==> flow/design.v (excerpt) <==
module fpu16_top(
    input         aclk,
    input  [15:0] a,
    input  [15:0] b,
    input         a_valid,
    input         b_valid,
    output [15:0] add_result,
    output        add_valid,
    output [15:0] sub_result,
    output        sub_valid,
    output [15:0] mul_result,
    output        mul_valid,
    output [7:0]  cmp_result,
    output        cmp_valid
    );
make LEC_CHECK=0 ABC_AREA=0 CAP_MARGIN=20 CELL_PAD_IN_SITES_GLOBAL_PLACEMENT=3 CORE_ASPECT_RATIO=0.91 CORE_MARGIN=3 CORE_UTILIZATION=61 GPL_ROUTABILITY_DRIVEN=1 PLACE_DENSITY_LB_ADDON=0.1 SLEW_MARGIN=20 finish   # period 6.71 ns
run.sh (not shown) runs the stock make flow with config.mk's settings and CLKGATE_MAP_FILE=.
The baseline failed in 3_1_place_gp_skip_io on FLW-0024.
Change:
ABC_AREA = unset   (was 0)
CELL_PAD_IN_SITES_GLOBAL_PLACEMENT = unset   (was 3)
CORE_ASPECT_RATIO = unset   (was 0.91)
CORE_MARGIN = 2   (was 3)
CORE_UTILIZATION = 31   (was 61)
GPL_ROUTABILITY_DRIVEN = unset   (was 1)
PLACE_DENSITY_LB_ADDON = unset   (was 0.1)
clock period = 7.96 ns   (was 6.71 ns; I/O delays follow)
Result:
- Now the flow ran to the end with no violations
- synthesized cell count is unchanged
- die size grows by well over a third
- area after synthesis is unchanged
Change:
CORE_UTILIZATION = 61   (was 31)
SETUP_SLACK_MARGIN = 1.56   (was unset)
clock period = 5.67 ns   (was 7.96 ns; I/O delays follow)
The changed run produced a layout that fails on setup timing.
Design area goes up by a few percent.
Wire length goes up by about a fifth.
Final cell count goes down by roughly a tenth.
Critical path depth goes up by 6.
Change:
CORE_UTILIZATION = 67   (was 61)
MAX_ROUTING_LAYER = met4   (was unset)
SETUP_SLACK_MARGIN = unset   (was 1.56)
clock period = 7.11 ns   (was 5.67 ns; I/O delays follow)
Effect: The changed run reached the layout checks and failed them: setup timing. Setup slack is better by 0.97 ns. First-iteration DRC count goes up by 41%. Global-route usage rose by 7.4 points. Via count grows by 7.9%. Synthesized area is unchanged. Core utilization came out higher by 5.6 points. Final area drops by 2.0%. Power goes down by 21%. Register-to-register slack is better by 0.85 ns.

Starting RTL as in the previous note.
make LEC_CHECK=0 CAP_MARGIN=20 CORE_MARGIN=2 CORE_UTILIZATION=72 CTS_CLUSTER_SIZE=37 PLACE_DENSITY=0.67 SLEW_MARGIN=20 finish   # period 7.55 ns
The first run died in global routing.
Change:
CORE_UTILIZATION = 61   (was 72)
CTS_CLUSTER_SIZE = default   (was 37)
PLACE_DENSITY = default   (was 0.67)
SETUP_SLACK_MARGIN = 1.36   (was default)
clock period = 5.51 ns   (was 7.55 ns; I/O delays follow)
Effect:
- Now the flow produced a layout that fails on setup timing
- die area increases by 18%
- synthesized area does not change
- synthesized cell count is unchanged
Change:
CORE_UTILIZATION = 40   (was 61)
SETUP_SLACK_MARGIN = default   (was 1.36)
clock period = 8.0 ns   (was 5.51 ns; I/O delays follow)
The changed run finished clean.
Synthesized cell count stays the same.
First-iteration DRC count came out lower by 42%.
Via count came out lower by 13%.
Synthesized area does not change.
Power came out lower by 40%.
Clock skew came out lower by 0.0064 ns.
Routed wire length came out lower by 23%.
Global-route usage came out lower by 16 points.
Change:
CORE_UTILIZATION = 58   (was 40)
clock period = 6.84 ns   (was 8.0 ns; I/O delays follow)
Result: The changed run finished but failed the layout checks on setup timing. Via count climbs by a little under a tenth. Design area grows slightly. Clock power came out higher by roughly a tenth. Final cell count goes down by a few percent.

fpu16_top again, from the RTL that the note above started with.
## fpu16_top
module fpu16_top(
    input         aclk,
    input  [15:0] a,
    input  [15:0] b,
    input         a_valid,
    input         b_valid,
    output [15:0] add_result,
    output        add_valid,
    output [15:0] sub_result,
    output        sub_valid,
    output [15:0] mul_result,
    output        mul_valid,
    output [7:0]  cmp_result,
    output        cmp_valid
    );
    fpu_add_pipe u_add(
        .aclk(aclk),
        .s_axis_a_tdata(a), .s_axis_b_tdata(b),
        .s_axis_a_tvalid(a_valid), .s_axis_b_tvalid(b_valid),
        .m_axis_result_tdata(add_result), .m_axis_result_tvalid(add_valid));
    fpu_sub_pipe u_sub(
        .aclk(aclk),
        .s_axis_a_tdata(a), .s_axis_b_tdata(b),
        .s_axis_a_tvalid(a_valid), .s_axis_b_tvalid(b_valid),
        .m_axis_result_tdata(sub_result), .m_axis_result_tvalid(sub_valid));
    fpu_mul_pipe u_mul(
        .aclk(aclk),
        .s_axis_a_tdata(a), .s_axis_b_tdata(b),
        .s_axis_a_tvalid(a_valid), .s_axis_b_tvalid(b_valid),
        .m_axis_result_tdata(mul_result), .m_axis_result_tvalid(mul_valid));
    fpu_comp_large u_cmp(
        .aclk(aclk),
        .s_axis_a_tdata(a), .s_axis_b_tdata(b),
        .s_axis_a_tvalid(a_valid), .s_axis_b_tvalid(b_valid),
        .m_axis_result_tdata(cmp_result), .m_axis_result_tvalid(cmp_valid));
endmodule
clock: 13.2 ns
lec_check: 0
cap_margin: 35
cell_pad_in_sites_detail_placement: 1
core_margin: 2
core_utilization: 27
gpl_routability_driven: 0
hold_slack_margin: 0.07
max_routing_layer: met5
place_density_lb_addon: 0.14
setup_slack_margin: -0.27
slew_margin: 20
The first run completed without violations.
==> next run, changes <==
CAP_MARGIN = 20   (was 35)
CELL_PAD_IN_SITES_DETAIL_PLACEMENT = not set   (was 1)
CORE_UTILIZATION = 40   (was 27)
HOLD_SLACK_MARGIN = 0.17   (was 0.07)
MAX_ROUTING_LAYER = not set   (was met5)
PLACE_DENSITY_LB_ADDON = not set   (was 0.14)
SETUP_SLACK_MARGIN = not set   (was -0.27)
clock period = 8.0 ns   (was 13.2 ns; I/O delays follow)
The changed run finished with timing, DRC and antenna clean.
Clock-buffer cell count goes down by 13.
Sequential share of layout area goes down by 3.0 points.
Cell area goes up by a little under a tenth.
Power goes up by well over a third.
Area after synthesis does not change.
Worst setup slack got worse by 1.5 ns.
Routed wire length goes down by roughly a tenth.
Flip-flop count stays the same.

Starting RTL as in the previous note.
export LEC_CHECK = 0
export CAP_MARGIN = 40
export CORE_MARGIN = 2
export CORE_UTILIZATION = 19
export GPL_ROUTABILITY_DRIVEN = 0
export MAX_ROUTING_LAYER = met5
export SLEW_MARGIN = 20
create_clock -name core_clock -period 8.12 [get_ports {aclk}]
Change:
Settings changed: CAP_MARGIN 40 to 20, CORE_UTILIZATION 19 to 72, GPL_ROUTABILITY_DRIVEN 0 to default, MAX_ROUTING_LAYER met5 to default, PLACE_DENSITY from default to 0.67.
Clock period 8.12 ns to 6.84 ns, I/O delays scaled along.
The new run did not get past 5_1_grt.
Die area drops by 73%.
Area after synthesis is unchanged.
Synthesized cell count does not change.

Starting RTL as in the previous note.
Settings: LEC_CHECK=0, ABC_AREA=1, CAP_MARGIN=20, CORE_ASPECT_RATIO=0.5, CORE_MARGIN=2, CORE_UTILIZATION=72, CTS_CLUSTER_DIAMETER=386, CTS_CLUSTER_SIZE=100, PLACE_DENSITY=0.41, SETUP_SLACK_MARGIN=1.37, SLEW_MARGIN=20, TNS_END_PERCENT=10; clock period 4.59 ns.
The starting point ended with an error in global routing (5_1_grt).
Change:
ABC_AREA = unset   (was 1)
CORE_ASPECT_RATIO = unset   (was 0.5)
CTS_CLUSTER_DIAMETER = unset   (was 386)
CTS_CLUSTER_SIZE = 46   (was 100)
PLACE_DENSITY = 0.7   (was 0.41)
SETUP_SLACK_MARGIN = unset   (was 1.37)
TNS_END_PERCENT = unset   (was 10)
clock period = 7.55 ns   (was 4.59 ns; I/O delays follow)
Outcome:
- The changed run did not get past global routing (5_1_grt)
- die area climbs by 1.1%
- area after synthesis rose by 1.4%
- synthesized cell count came out lower by 11%

P:
fpu16_top again, from the RTL that the note above started with.
Design fpu16_top, start of the top module:
module fpu16_top(
    input         aclk,
    input  [15:0] a,
    input  [15:0] b,
    input         a_valid,
    input         b_valid,
    output [15:0] add_result,
    output        add_valid,
    output [15:0] sub_result,
    output        sub_valid,
    output [15:0] mul_result,
    output        mul_valid,
    output [7:0]  cmp_result,
    output        cmp_valid
    );
export LEC_CHECK = 0
export ABC_AREA = 0
export CAP_MARGIN = 20
export CORE_MARGIN = 2
export CORE_UTILIZATION = 61
export PLACE_DENSITY = 0.64
export SETUP_SLACK_MARGIN = 1.23
export SLEW_MARGIN = 20
create_clock -name core_clock -period 4.57 [get_ports {aclk}]
Ran to the end and failed final checks on negative setup slack: P.
Edits applied to the flow inputs when going from P to T:
- ABC_AREA no longer set, was 0
- SETUP_SLACK_MARGIN no longer set, was 1.23
- CORE_UTILIZATION now 72, was 61
- PLACE_DENSITY now 0.38, was 0.64
- the clock period (ns, I/O delays scaled along) now 4.88, was 4.57
## What came out
- Looking at count of buffers added by post-CTS timing repair for setup, T sits 7 above P.
- Between T and P, it is T whose post-placement cell area is lower, by about 0.65%.
- Diff T..P | quantity of hold-fixing buffers added after cts | unchanged
- Run status, T: aborted in global routing (5_1_grt), error GRT-0232
- Ran to the end and failed final checks on negative setup slack: P.
- Taking P over T, the weighted congestion at the end of routability-driven global placement ratio works out to 0.912.

fpu16_top again, from the RTL that the note above started with.
Settings: LEC_CHECK=0, CAP_MARGIN=20, CELL_PAD_IN_SITES_DETAIL_PLACEMENT=2, CELL_PAD_IN_SITES_GLOBAL_PLACEMENT=1, CORE_ASPECT_RATIO=0.92, CORE_MARGIN=2, CORE_UTILIZATION=24, CTS_CLUSTER_DIAMETER=249, GPL_TIMING_DRIVEN=0, MAX_ROUTING_LAYER=met4, SLEW_MARGIN=20; clock period 4.99 ns.
The baseline completed and failed the layout checks on setup timing.
Change:
- CELL_PAD_IN_SITES_DETAIL_PLACEMENT: 2 -> unset
- CELL_PAD_IN_SITES_GLOBAL_PLACEMENT: 1 -> unset
- CORE_ASPECT_RATIO: 0.92 -> unset
- CORE_UTILIZATION: 24 -> 40
- CTS_CLUSTER_DIAMETER: 249 -> unset
- GPL_TIMING_DRIVEN: 0 -> unset
- MAX_ROUTING_LAYER: met4 -> unset
- clock period: 4.99 -> 7.96 ns (I/O delays scaled with it)
This time the run finished with timing, DRC and antenna clean.
Wire length shrinks by 30%.
Global-route usage grows by 2.9 points.
Worst hold slack improved by 13 ps.
Total power shrinks by about 44%.
Utilization grows by 20 points.
Setup slack improved by 2800 ps.
Sequential share of layout area grows by 1.0 points.
Change:
- CORE_UTILIZATION: 40 -> 70
- SETUP_SLACK_MARGIN: unset -> -0.48
- clock period: 7.96 -> 7.04 ns (I/O delays scaled with it)
After rerunning: Now the flow completed and failed the layout checks on setup timing; wire length came out higher by well over a third; critical path depth came out lower by 1; die size came out lower by well over a third; worst setup slack loses 1100 ps; sequential power came out higher by about a fifth; via count came out higher by about a fifth; core utilization came out higher by 37 points; sequential share of layout area came out higher by 0.86 points; cell area came out lower by a few percent; clock power came out higher by roughly a tenth; synthesized area is unchanged.
Change:
- CTS_CLUSTER_SIZE: unset -> 45
- PLACE_DENSITY: unset -> 0.65
- clock period: 7.04 -> 4.88 ns (I/O delays scaled with it)
Outcome: This time the run stopped in 5_1_grt (GRT-0232). Die area does not change. Area after synthesis does not change. Synthesized cell count does not change.
Change:
- CORE_UTILIZATION: 70 -> 66
- CTS_CLUSTER_SIZE: 45 -> unset
- PLACE_DENSITY: 0.65 -> unset
- SETUP_SLACK_MARGIN: -0.48 -> unset
- clock period: 4.88 -> 7.55 ns (I/O delays scaled with it)
Outcome:
- The changed run finished with setup timing left
- synthesized area is unchanged
- die area increases by a few percent
- synthesized cell count is unchanged

fpu16_top again, from the RTL that the note above started with.
Settings: LEC_CHECK=0, CAP_MARGIN=20, CELL_PAD_IN_SITES_GLOBAL_PLACEMENT=2, CORE_MARGIN=2, CORE_UTILIZATION=72, CTS_CLUSTER_DIAMETER=65, CTS_CLUSTER_SIZE=52, PLACE_DENSITY=0.56, SETUP_SLACK_MARGIN=1.26, SLEW_MARGIN=20; clock period 4.43 ns.
The starting point did not get past global placement without I/O (3_1_place_gp_skip_io) (GPL-0301).
Edit:
CELL_PAD_IN_SITES_GLOBAL_PLACEMENT = default   (was 2)
CTS_CLUSTER_DIAMETER = default   (was 65)
CTS_CLUSTER_SIZE = default   (was 52)
PLACE_DENSITY = default   (was 0.56)
PLACE_DENSITY_LB_ADDON = 0.22   (was default)
SETUP_SLACK_MARGIN = 0.74   (was 1.26)
clock period = 6.2 ns   (was 4.43 ns; I/O delays follow)
Effect:
- The changed run aborted during global routing (5_1_grt)
- area after synthesis does not change
- die area does not change
- synthesized cell count is unchanged
Edit:
CTS_CLUSTER_SIZE = 41   (was default)
PLACE_DENSITY = 0.64   (was default)
PLACE_DENSITY_LB_ADDON = default   (was 0.22)
SETUP_SLACK_MARGIN = -0.48   (was 0.74)
clock period = 7.04 ns   (was 6.2 ns; I/O delays follow)
After rerunning:
- The changed run never finished: it broke off in global routing (5_1_grt) with GRT-0232
- synthesized cell count stays the same
- die area does not change
- area after synthesis is unchanged
Edit:
CTS_CLUSTER_SIZE = 45   (was 41)
PLACE_DENSITY = default   (was 0.64)
PLACE_DENSITY_LB_ADDON = 0.25   (was default)
SETUP_SLACK_MARGIN = default   (was -0.48)
clock period = 7.55 ns   (was 7.04 ns; I/O delays follow)
The changed run aborted during global routing (5_1_grt).
Die size is unchanged.
Synthesized cell count stays the same.
Area after synthesis is unchanged.

Starting RTL as in the previous note.
// fpu16_top
module fpu16_top(
    input         aclk,
    input  [15:0] a,
    input  [15:0] b,
    input         a_valid,
    input         b_valid,
    output [15:0] add_result,
    output        add_valid,
    output [15:0] sub_result,
    output        sub_valid,
    output [15:0] mul_result,
    output        mul_valid,
    output [7:0]  cmp_result,
    output        cmp_valid
    );
==> flow/config.mk <==
export PLATFORM = sky130hd
export DESIGN_NAME = fpu16_top
export DESIGN_NICKNAME = fpu16_top
export VERILOG_FILES = /design/flow/design.v
export SDC_FILE = /design/flow/constraint.sdc
export NUM_CORES = 4
export LEC_CHECK = 0
export ABC_AREA = 1
export CAP_MARGIN = 20
export CORE_MARGIN = 2
export CORE_UTILIZATION = 71
export CTS_CLUSTER_DIAMETER = 211
export MAX_ROUTING_LAYER = met4
export SLEW_MARGIN = 20
==> flow/constraint.sdc <==
create_clock -name core_clock -period 7.11 [get_ports {aclk}]
set_input_delay 1.4220 -clock core_clock [delete_from_list [all_inputs] [get_ports {aclk}]]
set_output_delay 1.4220 -clock core_clock [all_outputs]
set_load 0.01 [all_outputs]
The starting point completed, yet does not pass: negative setup slack.
Then changed:
ABC_AREA = default   (was 1)
CORE_UTILIZATION = 66   (was 71)
CTS_CLUSTER_DIAMETER = default   (was 211)
SETUP_SLACK_MARGIN = 1.17   (was default)
clock period = 4.42 ns   (was 7.11 ns; I/O delays follow)
Outcome: The changed run finished but fails on negative setup slack; cell area came out higher by 9.0%; clock skew came out higher by 18 ps; non-clock buffer count came out higher by 196; sequential power came out higher by 68%.
Then changed:
CAP_MARGIN = 15   (was 20)
CORE_ASPECT_RATIO = 0.5   (was default)
CORE_UTILIZATION = 70   (was 66)
PLACE_DENSITY = 0.64   (was default)
TNS_END_PERCENT = 5   (was default)
The new run never finished: it broke off in 5_1_grt, error GRT-0232.
Synthesized cell count is unchanged.
Area after synthesis stays the same.
Die size drops by a few percent.

Setup of v7:
Starting RTL as in the previous note.
Design fpu16_top, start of the top module:
module fpu16_top(
    input         aclk,
    input  [15:0] a,
    input  [15:0] b,
    input         a_valid,
    input         b_valid,
    output [15:0] add_result,
    output        add_valid,
    output [15:0] sub_result,
    output        sub_valid,
    output [15:0] mul_result,
    output        mul_valid,
    output [7:0]  cmp_result,
    output        cmp_valid
    );
clock: 8.0 ns
lec_check: 0
abc_area: 1
cap_margin: 15
cell_pad_in_sites_global_placement: 3
core_aspect_ratio: 0.51
core_margin: 2
core_utilization: 26
cts_cluster_size: 11
gpl_routability_driven: 1
hold_slack_margin: 0.17
min_routing_layer: met2
place_density_lb_addon: 0.16
setup_slack_margin: -0.79
slew_margin: 20
[v7] flow finished | final checks: failed | reasons: setup timing
The following lists how v5 was set up differently from v7:
# v7
export LEC_CHECK = 0
export ABC_AREA = 1
export CAP_MARGIN = 15
export CELL_PAD_IN_SITES_GLOBAL_PLACEMENT = 3
export CORE_ASPECT_RATIO = 0.51
export CORE_MARGIN = 2
export CORE_UTILIZATION = 26
export CTS_CLUSTER_SIZE = 11
export GPL_ROUTABILITY_DRIVEN = 1
export HOLD_SLACK_MARGIN = 0.17
export MIN_ROUTING_LAYER = met2
export PLACE_DENSITY_LB_ADDON = 0.16
export SETUP_SLACK_MARGIN = -0.79
export SLEW_MARGIN = 20
create_clock -name core_clock -period 8.0 [get_ports {aclk}]
# v5
export LEC_CHECK = 0
export CAP_MARGIN = 20
export CELL_PAD_IN_SITES_DETAIL_PLACEMENT = 2
export CELL_PAD_IN_SITES_GLOBAL_PLACEMENT = 1
export CORE_MARGIN = 2
export CORE_UTILIZATION = 24
export CTS_CLUSTER_DIAMETER = 249
export MAX_ROUTING_LAYER = met4
export SLEW_MARGIN = 20
create_clock -name core_clock -period 8.0 [get_ports {aclk}]
--- outcome ---
Nothing crashed in v5 and all stages finished; the problem is that the final layout failed, the offending checks being setup timing.
No crash in v7: every stage finished, but the layout fails its final checks due to setup timing.
From v7 to v5 the numbers moved as follows: met3 track utilization from global routing went down 53 points, overall track demand over capacity in global routing went down 12 points, worst setup margin went up 0.36 ns.
Sum of internal, switching and leakage power on v5 is behind v7.
Lower latest clock arrival within the worst-skew pair goes to v5 over v7.
Input-level comparison between v39 and v5:
# v5
export LEC_CHECK = 0
export CAP_MARGIN = 20
export CELL_PAD_IN_SITES_DETAIL_PLACEMENT = 2
export CELL_PAD_IN_SITES_GLOBAL_PLACEMENT = 1
export CORE_MARGIN = 2
export CORE_UTILIZATION = 24
export CTS_CLUSTER_DIAMETER = 249
export MAX_ROUTING_LAYER = met4
export SLEW_MARGIN = 20
create_clock -name core_clock -period 8.0 [get_ports {aclk}]
# v39
export LEC_CHECK = 0
export ABC_AREA = 1
export CAP_MARGIN = 15
export CELL_PAD_IN_SITES_GLOBAL_PLACEMENT = 3
export CORE_ASPECT_RATIO = 1.3
export CORE_MARGIN = 2
export CORE_UTILIZATION = 26
export CTS_CLUSTER_SIZE = 52
export GPL_ROUTABILITY_DRIVEN = 1
export HOLD_SLACK_MARGIN = 0.17
export MIN_ROUTING_LAYER = met2
export PLACE_DENSITY_LB_ADDON = 0.16
export SETUP_SLACK_MARGIN = 1.29
export SLEW_MARGIN = 20
create_clock -name core_clock -period 8.0 [get_ports {aclk}]
--- outcome ---
- v5: flow complete, layout not clean; failing: setup timing
- Both conditions hold for v39: the flow ran to the end and the final layout passed the timing, DRC and antenna checks.
- Between v5 and v39, core utilization increased.
- Summary: with v5 as the reference, tap cell instance count in v39 moved down by more than 10%.
- v39 vs. v5: number of ordinary inverters in the final layout rose 273, cell count along the critical path rose about 5.4%.
- Changes observed in v39 relative to v5: depth of the worst register-to-register path decreased 2, final estimated routing congestion in global placement decreased 3.7%, stage delay of the slowest cell on the critical path increased 0.03 ns.
- Internal power consumption (v39 vs. v5) decreases by a few percent
- Summary of the comparison: design area is lower in v39, relative to v5.
The inputs of v58 differ from those of v39 as listed below.
# v39
export LEC_CHECK = 0
export ABC_AREA = 1
export CAP_MARGIN = 15
export CELL_PAD_IN_SITES_GLOBAL_PLACEMENT = 3
export CORE_ASPECT_RATIO = 1.3
export CORE_MARGIN = 2
export CORE_UTILIZATION = 26
export CTS_CLUSTER_SIZE = 52
export GPL_ROUTABILITY_DRIVEN = 1
export HOLD_SLACK_MARGIN = 0.17
export MIN_ROUTING_LAYER = met2
export PLACE_DENSITY_LB_ADDON = 0.16
export SETUP_SLACK_MARGIN = 1.29
export SLEW_MARGIN = 20
create_clock -name core_clock -period 8.0 [get_ports {aclk}]
# v58
export LEC_CHECK = 0
export CAP_MARGIN = 15
export CELL_PAD_IN_SITES_GLOBAL_PLACEMENT = 3
export CORE_ASPECT_RATIO = 0.51
export CORE_MARGIN = 2
export CORE_UTILIZATION = 26
export GPL_ROUTABILITY_DRIVEN = 1
export HOLD_SLACK_MARGIN = 0.17
export MIN_ROUTING_LAYER = met2
export PLACE_DENSITY_LB_ADDON = 0.16
export SETUP_SLACK_MARGIN = -0.79
export SLEW_MARGIN = 20
create_clock -name core_clock -period 8.0 [get_ports {aclk}]
Notes after the runs:
- What the final checks of v58 revealed, after a flow that finished every stage, was a layout that fails on setup timing.
- The run showing the smaller power is v39.
- [compare] base=v39 new=v58: area growth from synthesis to layout lower, critical path depth lower.
- Looking at v58 and v39, the combined flip-flop and latch cell area is a wash.
- Multiplexer area fraction after synthesis up 4.4 points in v58 wrt v39
- Min proportion of power drawn by combinational gates across v58 and v39: v39
- Relative contribution of the clock network to total power: v58 < v39
- Summary of v58 over v39: max-slew violation total from the final report roughly the same, combinational fraction of the cell area went up by 1.5 points, sequential share of layout area shows an increase of 0.78 points.
## Diff of input files: v45 against v58
# v58
export LEC_CHECK = 0
export CAP_MARGIN = 15
export CELL_PAD_IN_SITES_GLOBAL_PLACEMENT = 3
export CORE_ASPECT_RATIO = 0.51
export CORE_MARGIN = 2
export CORE_UTILIZATION = 26
export GPL_ROUTABILITY_DRIVEN = 1
export HOLD_SLACK_MARGIN = 0.17
export MIN_ROUTING_LAYER = met2
export PLACE_DENSITY_LB_ADDON = 0.16
export SETUP_SLACK_MARGIN = -0.79
export SLEW_MARGIN = 20
create_clock -name core_clock -period 8.0 [get_ports {aclk}]
# v45
export LEC_CHECK = 0
export CAP_MARGIN = 20
export CORE_ASPECT_RATIO = 0.52
export CORE_MARGIN = 2
export CORE_UTILIZATION = 40
export GPL_ROUTABILITY_DRIVEN = 1
export HOLD_SLACK_MARGIN = 0.17
export SETUP_SLACK_MARGIN = -0.79
export SLEW_MARGIN = 20
create_clock -name core_clock -period 8.0 [get_ports {aclk}]
Results
- v45 completed end to end; final checks failed (setup timing).
- Compared with v58, in v45 clock period minus final worst setup slack went down; row count went down.
- Per the comparison of v45 with v58, worst slew margin relative to its limit grew by 1.5 points; part of the cycle the worst path needs shrank by 2.7 points.
- Comparing v45 and v58, maximum frequency is lower on v58.
- The run with more routed wire is v58, not v45.
- On total setup buffers inserted after CTS, the higher figure sits with v58, not v45.
- [compare] base=v58 new=v45: global-route wire length before repair moved down; final instance area has decreased.
--- input diff v45..v41 ---
# v45
export LEC_CHECK = 0
export CAP_MARGIN = 20
export CORE_ASPECT_RATIO = 0.52
export CORE_MARGIN = 2
export CORE_UTILIZATION = 40
export GPL_ROUTABILITY_DRIVEN = 1
export HOLD_SLACK_MARGIN = 0.17
export SETUP_SLACK_MARGIN = -0.79
export SLEW_MARGIN = 20
create_clock -name core_clock -period 8.0 [get_ports {aclk}]
# v41
export LEC_CHECK = 0
export CAP_MARGIN = 20
export CELL_PAD_IN_SITES_DETAIL_PLACEMENT = 1
export CORE_MARGIN = 2
export CORE_UTILIZATION = 24
export CTS_CLUSTER_DIAMETER = 249
export SLEW_MARGIN = 20
create_clock -name core_clock -period 8.0 [get_ports {aclk}]
--- outcome ---
Of v41 and v45, none finishes clean.
Completing all stages was not enough for v45: its layout failed the final checks because of setup timing.
[v41] flow finished | final checks: failed | reasons: setup timing
v41 vs v45: minimum clock period down
Smallest setup slack after layout in v41 is 0.51 ns higher than in v45
Run comparison: v45 top layer reached by signal wires met4; v41 top layer reached by signal wires met5
Non-clock buffer count ended up 72 higher on v41 than on v45.
Total power: v41 above v45
Diff v45 -> v41: number of well-tap cells placed climbed about 66%, largest stage delay on the critical path barely changed, via-per-instance ratio dropped about 10%.
Between v45 and v41, the hold slack figures differ only marginally.
The power in sequential cells was comparable across v41 and v45.
| final cell count | higher: v41 |
Power figures rest on the tool's default switching activity, not on a simulated workload.
